==> inputs of 06-10 <==
==> flow/design.v (excerpt) <==
module datapath(output [6:0] display, days, output [3:0] segment, output am, pm, dblink, Sound, Vcc_out, input Next, Up, SetTime, SetAlarm, Snooze, Stop, Mute, Clr, Clk_sys);
	supply1 Vcc;
	supply0 Gnd;
	assign Vcc_out = Vcc;
	wire Clk, tick;
	assign Clk = Clk_sys;
	frequency_converter conv (tick, Clk_sys, Clr);
	wire [6:0] hours1, hours0, mins1, mins0;
	wire LD_DAY_TIME, LD_O_F, SS0, INCR, UPC, Clear, SS1, Load, Clear_St, Load_SS;
	wire Count, SetDay, AlarmSet;
	control_unit_1 cu1(LD_DAY_TIME, LD_O_F, SS0, INCR, UPC, Clear, SS1, Load, Clear_St, Load_SS, Next, SetTime, Up, SetAlarm, Count, SetDay, AlarmSet, Clk, Clr, tick);
	wire EN_SNZ, EN_STOP;
	wire C0, CS0, AA;
	control_unit_2 cu2(EN_SNZ, EN_STOP, Sound, C0, CS0, AA, Snooze, Stop, Mute, Clk, Clr, tick);
	wire [1:0] CW1, CW, S;
	wire LD_R, LD_CT, LD_TIME, TOF, ID, IH, IM;
	circuit cir (CW1, CW, S, AlarmSet, SetDay, CS0, C0, LD_R, LD_CT, LD_TIME, Count, TOF, ID, IH, IM, Load, Clear, UPC, SS0, SS1, Load_SS, INCR, EN_SNZ, EN_STOP, Clk, tick, Clr);
	wire [12:0] Q_r0, Q_r1, Q_r2, Q_r3, Q_r4, Q_r5, Q_r6;
	wire [15:0] STO;
	registers_module reg_module (Q_r6, Q_r5, Q_r4, Q_r3, Q_r2, Q_r1, Q_r0, STO[14:12], {STO[15], STO[11:0]}, Clear, Clk, LD_R, tick, Clr);	
	wire [14:0] CTO;
	comparators_module comp_module (AA, CTO[14:12], {1'b1,CTO[11:0]} , Q_r6, Q_r5, Q_r4, Q_r3, Q_r2, Q_r1, Q_r0);
	current_time_module ct_module (CTO, STO[14:0], LD_CT, Clear, Clk, Vcc, tick, Clr);	
  ...
clock: 4.68 ns
lec_check: 0
cap_margin: 15
core_margin: 2
core_utilization: 72
cts_cluster_diameter: 389
cts_cluster_size: 18
place_density_lb_addon: 0.0
setup_slack_margin: 1.2
slew_margin: 20
run.sh (not shown) runs the stock make flow with config.mk's settings and CLKGATE_MAP_FILE=.
==> 01-24: changes against 06-10 <==
Settings changed: ABC_AREA set to 1, CAP_MARGIN 15 to 20, CTS_CLUSTER_DIAMETER 389 to unset, CTS_CLUSTER_SIZE 18 to 10, PLACE_DENSITY set to 0.39, PLACE_DENSITY_LB_ADDON 0.0 to unset, SETUP_SLACK_MARGIN 1.2 to 1.38.
==> 09-11: changes against 06-10 <==
Settings changed: CAP_MARGIN 15 to 20, CORE_UTILIZATION 72 to 65, CTS_CLUSTER_DIAMETER 389 to unset, CTS_CLUSTER_SIZE 18 to unset, PLACE_DENSITY_LB_ADDON 0.0 to unset, SETUP_SLACK_MARGIN 1.2 to unset.
==> flow/constraint.sdc (replaced) <==
create_clock -name core_clock -period 5.47 [get_ports {Clk_sys}]
set_input_delay 1.0940 -clock core_clock [delete_from_list [all_inputs] [get_ports {Clk_sys}]]
set_output_delay 1.0940 -clock core_clock [all_outputs]
set_load 0.01 [all_outputs]
==> 04-18: changes against 06-10 <==
Settings changed: CAP_MARGIN 15 to 20, CORE_UTILIZATION 72 to 40, CTS_CLUSTER_DIAMETER 389 to unset, CTS_CLUSTER_SIZE 18 to unset, PLACE_DENSITY_LB_ADDON 0.0 to unset, SETUP_SLACK_MARGIN 1.2 to unset.
==> flow/constraint.sdc (replaced) <==
create_clock -name core_clock -period 5.19 [get_ports {Clk_sys}]
set_input_delay 1.0380 -clock core_clock [delete_from_list [all_inputs] [get_ports {Clk_sys}]]
set_output_delay 1.0380 -clock core_clock [all_outputs]
set_load 0.01 [all_outputs]
==> impl_metrics.csv <==
group,metric,value,unit
die,chipArea,0.0229,mm2
power,p_clk,1.68,mW
sta,fin_crit,5.22,ns
routing,routedLengthMet1,15100,um
clock_tree,postCtsResizedCells,0,
clock_tree,clkTransAtPathRegs,0.06,ns
routing,post_drt_wl_per_cell,20.3,um
routing,finalWirelength,36200,um
synth,yosys-top-cells-count,"dfrtp_1 (221), nor2_1 (202), mux2i_1 (159)",
synth,yosys-stat-cells,1531,
routing,met3_length,2690,um
routing,drtPass1Iterations,5,
outcome,status,"complete, no violations",
synth,synth_cells,1531,
power,switching_power,2.45,mW
worst_setup_path,crit_required,4.38,ns
Source of the figures above: 09-11

==> impl_metrics.csv <==
group,metric,value,unit
outcome,status,"complete, no violations",
power,switching_power,3.54,mW
routing,post_drt_wl_per_cell,18.7,um
clock_tree,postCtsResizedCells,122,
synth,yosys-top-cells-count,"nand2_1 (511), dfrtp_1 (221), inv_1 (215)",
routing,drtPass1Iterations,6,
clock_tree,clkTransAtPathRegs,0.06,ns
die,chipArea,0.0212,mm2
routing,routedLengthMet1,15900,um
routing,met3_length,4600,um
min_path,hp-class,"primary input to asynchronous set/reset pin",
routing,finalWirelength,42900,um
synth,synth_cells,2003,
worst_setup_path,crit_required,3.74,ns
sta,fin_crit,3.69,ns
Source of the figures above: 01-24

==> impl_metrics.csv <==
group,metric,value,unit
synth,yosys-stat-cells,1531,
routing,routedLengthMet1,15100,um
routing,post_drt_wl_per_cell,21.1,um
sta,fin_crit,4.15,ns
synth,synth_cells,1531,
power,p_clk,1.32,mW
routing,finalWirelength,37600,um
outcome,status,"complete, no violations",
Source of the figures above: 06-10

==> impl_metrics.csv <==
group,metric,value,unit
routing,finalWirelength,38000,um
routing,post_drt_wl_per_cell,19.3,um
power,switching_power,2.68,mW
routing,drtPass1Iterations,5,
synth,synth_cells,1531,
die,chipArea,0.0368,mm2
sta,fin_crit,4.80,ns
worst_setup_path,crit_required,4.15,ns
die,tap-cell-count,455,
synth,yosys-top-cells-count,"dfrtp_1 (221), nor2_1 (202), mux2i_1 (159)",
clock_tree,clkTransAtPathRegs,0.06,ns
synth,yosys-stat-cells,1531,
worst_setup_path,setup.worst_path.end_class,"output pin",
power,powerDensity,428,mW/mm2
outcome,status,"complete, no violations",
routing,met3_length,2040,um
synth,synthAoiAreaFrac,12.2,%
Source of the figures above: 04-18


---

==> inputs of job 9650 <==
Starting RTL as in the previous note.
==> flow/config.mk <==
export PLATFORM = sky130hd
export DESIGN_NAME = datapath
export DESIGN_NICKNAME = datapath
export VERILOG_FILES = /design/flow/design.v
export SDC_FILE = /design/flow/constraint.sdc
export NUM_CORES = 4
export LEC_CHECK = 0
export ABC_AREA = 1
export CAP_MARGIN = 20
export CORE_ASPECT_RATIO = 1.39
export CORE_MARGIN = 10
export CORE_UTILIZATION = 57
export CTS_CLUSTER_SIZE = 13
export GPL_ROUTABILITY_DRIVEN = 0
export SETUP_SLACK_MARGIN = 2.17
export SLEW_MARGIN = 15
==> flow/constraint.sdc <==
create_clock -name core_clock -period 14.8 [get_ports {Clk_sys}]
set_input_delay 2.9600 -clock core_clock [delete_from_list [all_inputs] [get_ports {Clk_sys}]]
set_output_delay 2.9600 -clock core_clock [all_outputs]
set_load 0.01 [all_outputs]
==> job 3251 (differences from job 9650) <==
==> flow/config.mk (replaced) <==
export PLATFORM = sky130hd
export DESIGN_NAME = datapath
export DESIGN_NICKNAME = datapath
export VERILOG_FILES = /design/flow/design.v
export SDC_FILE = /design/flow/constraint.sdc
export NUM_CORES = 4
export LEC_CHECK = 0
export ABC_AREA = 1
export CAP_MARGIN = 20
export CORE_MARGIN = 2
export CORE_UTILIZATION = 72
export SLEW_MARGIN = 20
==> flow/constraint.sdc (replaced) <==
create_clock -name core_clock -period 4.68 [get_ports {Clk_sys}]
set_input_delay 0.9360 -clock core_clock [delete_from_list [all_inputs] [get_ports {Clk_sys}]]
set_output_delay 0.9360 -clock core_clock [all_outputs]
set_load 0.01 [all_outputs]
==> results.py <==
# Synthesis and PnR figures
metrics = {
    "drt": {
        "via_per_inst": 6.34,
        "wl_met2_um": 19200,
        "wl_per_cell_um": 18.3,
    },
    "pwr": {
        "power_density_nw_per_um2": 508,
        "ir_worst_vdd_mv": 0.361,
    },
    "status": {
        "outcome": "finished clean",
    },
    "timing": {
        "tightest_slew_ps": 1100,
        "min_period_ps": 4260,
        "fin_crit_sh_pct": 91.1,
    },
    "global_route": {
        "grt_util_met1_pct": 49.6,
    },
    "critical_path": {
        "endpoint": "display[6]",
    },
    "run": {
        "warning_count": 50,
    },
    "floorplanning": {
        "dieArea_um2": 21200,
    },
}
Source of the figures above: job 3251

==> results.py <==
# Synthesis and PnR figures
metrics = {
    "status": {
        "outcome": "finished clean",
    },
    "pwr": {
        "power_density_nw_per_um2": 156,
        "ir_worst_vdd_mv": 0.148,
    },
    "timing": {
        "fin_crit_sh_pct": 45.4,
        "tightest_slew_ps": 1040,
        "min_period_ps": 6720,
        "rsz0062_at_grt": "false",
    },
    "clock_network": {
        "hold_buffers": 0,
        "cts_resized": 0,
        "clockRootBuffer": "clkbuf_16",
    },
    "synth": {
        "yosys_area_um2": 14400,
    },
    "finish": {
        "nonClkBufAreaFrac_pct": 2.85,
    },
    "global_route": {
        "grt_util_met1_pct": 33.2,
    },
    "drt": {
        "wl_per_cell_um": 18.1,
        "via_per_inst": 5.85,
    },
    "critical_path": {
        "endpoint": "display[1]",
    },
    "floorplanning": {
        "dieArea_um2": 32200,
    },
}
Source of the figures above: job 9650


---

==> run F: inputs <==
Starting RTL as in the previous note.
clock: 8.2 ns
lec_check: 0
abc_area: 1
cap_margin: 20
cell_pad_in_sites_detail_placement: 2
cell_pad_in_sites_global_placement: 2
core_margin: 2
core_utilization: 40
cts_cluster_diameter: 46
cts_cluster_size: 63
gpl_routability_driven: 0
max_routing_layer: met5
min_routing_layer: met2
place_density: 0.47
slew_margin: 20
tns_end_percent: 50
==> run Y (differences from run F) <==
==> flow/config.mk (replaced) <==
export PLATFORM = sky130hd
export DESIGN_NAME = datapath
export DESIGN_NICKNAME = datapath
export VERILOG_FILES = /design/flow/design.v
export SDC_FILE = /design/flow/constraint.sdc
export NUM_CORES = 4
export LEC_CHECK = 0
export ABC_AREA = 1
export CAP_MARGIN = 20
export CORE_ASPECT_RATIO = 1.42
export CORE_MARGIN = 2
export CORE_UTILIZATION = 72
export CTS_CLUSTER_SIZE = 10
export PLACE_DENSITY_LB_ADDON = 0.17
export SETUP_SLACK_MARGIN = 1.38
export SLEW_MARGIN = 20
==> flow/constraint.sdc (replaced) <==
create_clock -name core_clock -period 4.68 [get_ports {Clk_sys}]
set_input_delay 0.9360 -clock core_clock [delete_from_list [all_inputs] [get_ports {Clk_sys}]]
set_output_delay 0.9360 -clock core_clock [all_outputs]
set_load 0.01 [all_outputs]
==> run R (differences from run F) <==
==> flow/config.mk (replaced) <==
export PLATFORM = sky130hd
export DESIGN_NAME = datapath
export DESIGN_NICKNAME = datapath
export VERILOG_FILES = /design/flow/design.v
export SDC_FILE = /design/flow/constraint.sdc
export NUM_CORES = 4
export LEC_CHECK = 0
export CAP_MARGIN = 20
export CORE_MARGIN = 2
export CORE_UTILIZATION = 66
export SLEW_MARGIN = 20
==> flow/constraint.sdc (replaced) <==
create_clock -name core_clock -period 13.4 [get_ports {Clk_sys}]
set_input_delay 2.6800 -clock core_clock [delete_from_list [all_inputs] [get_ports {Clk_sys}]]
set_output_delay 2.6800 -clock core_clock [all_outputs]
set_load 0.01 [all_outputs]
==> run D (differences from run F) <==
==> flow/config.mk (replaced) <==
export PLATFORM = sky130hd
export DESIGN_NAME = datapath
export DESIGN_NICKNAME = datapath
export VERILOG_FILES = /design/flow/design.v
export SDC_FILE = /design/flow/constraint.sdc
export NUM_CORES = 4
export LEC_CHECK = 0
export CAP_MARGIN = 15
export CORE_MARGIN = 2
export CORE_UTILIZATION = 66
export SETUP_SLACK_MARGIN = 1.37
export SLEW_MARGIN = 20
==> flow/constraint.sdc (replaced) <==
create_clock -name core_clock -period 5.22 [get_ports {Clk_sys}]
set_input_delay 1.0440 -clock core_clock [delete_from_list [all_inputs] [get_ports {Clk_sys}]]
set_output_delay 1.0440 -clock core_clock [all_outputs]
set_load 0.01 [all_outputs]
==> summary of the runs <==
Run D finished with timing, DRC and antenna clean. Run R produced a clean layout. Run F completed with no timing, DRC or antenna violations. Run Y finished with timing, DRC and antenna clean. Of run R and run F, run F has the higher clock power (gap 61%, measured against run F). Die size is the same in run D and run R. Against run R, the cell count of run F is larger by 41%. Clock skew, highest first: run F, run Y, run R, run D. The lowest first-iteration DRC count belongs to run R, the highest to run F. The lowest worst setup slack belongs to run D, the highest to run R. Via count, lowest first: run R, run D, run Y, run F. Against run F, the routed wire length of run R is smaller by 37%. The highest clock-buffer cell count belongs to run F, the lowest to run Y. Combinational power: run R < run F < run D < run Y.
Power is estimated from default activity; no workload was simulated.
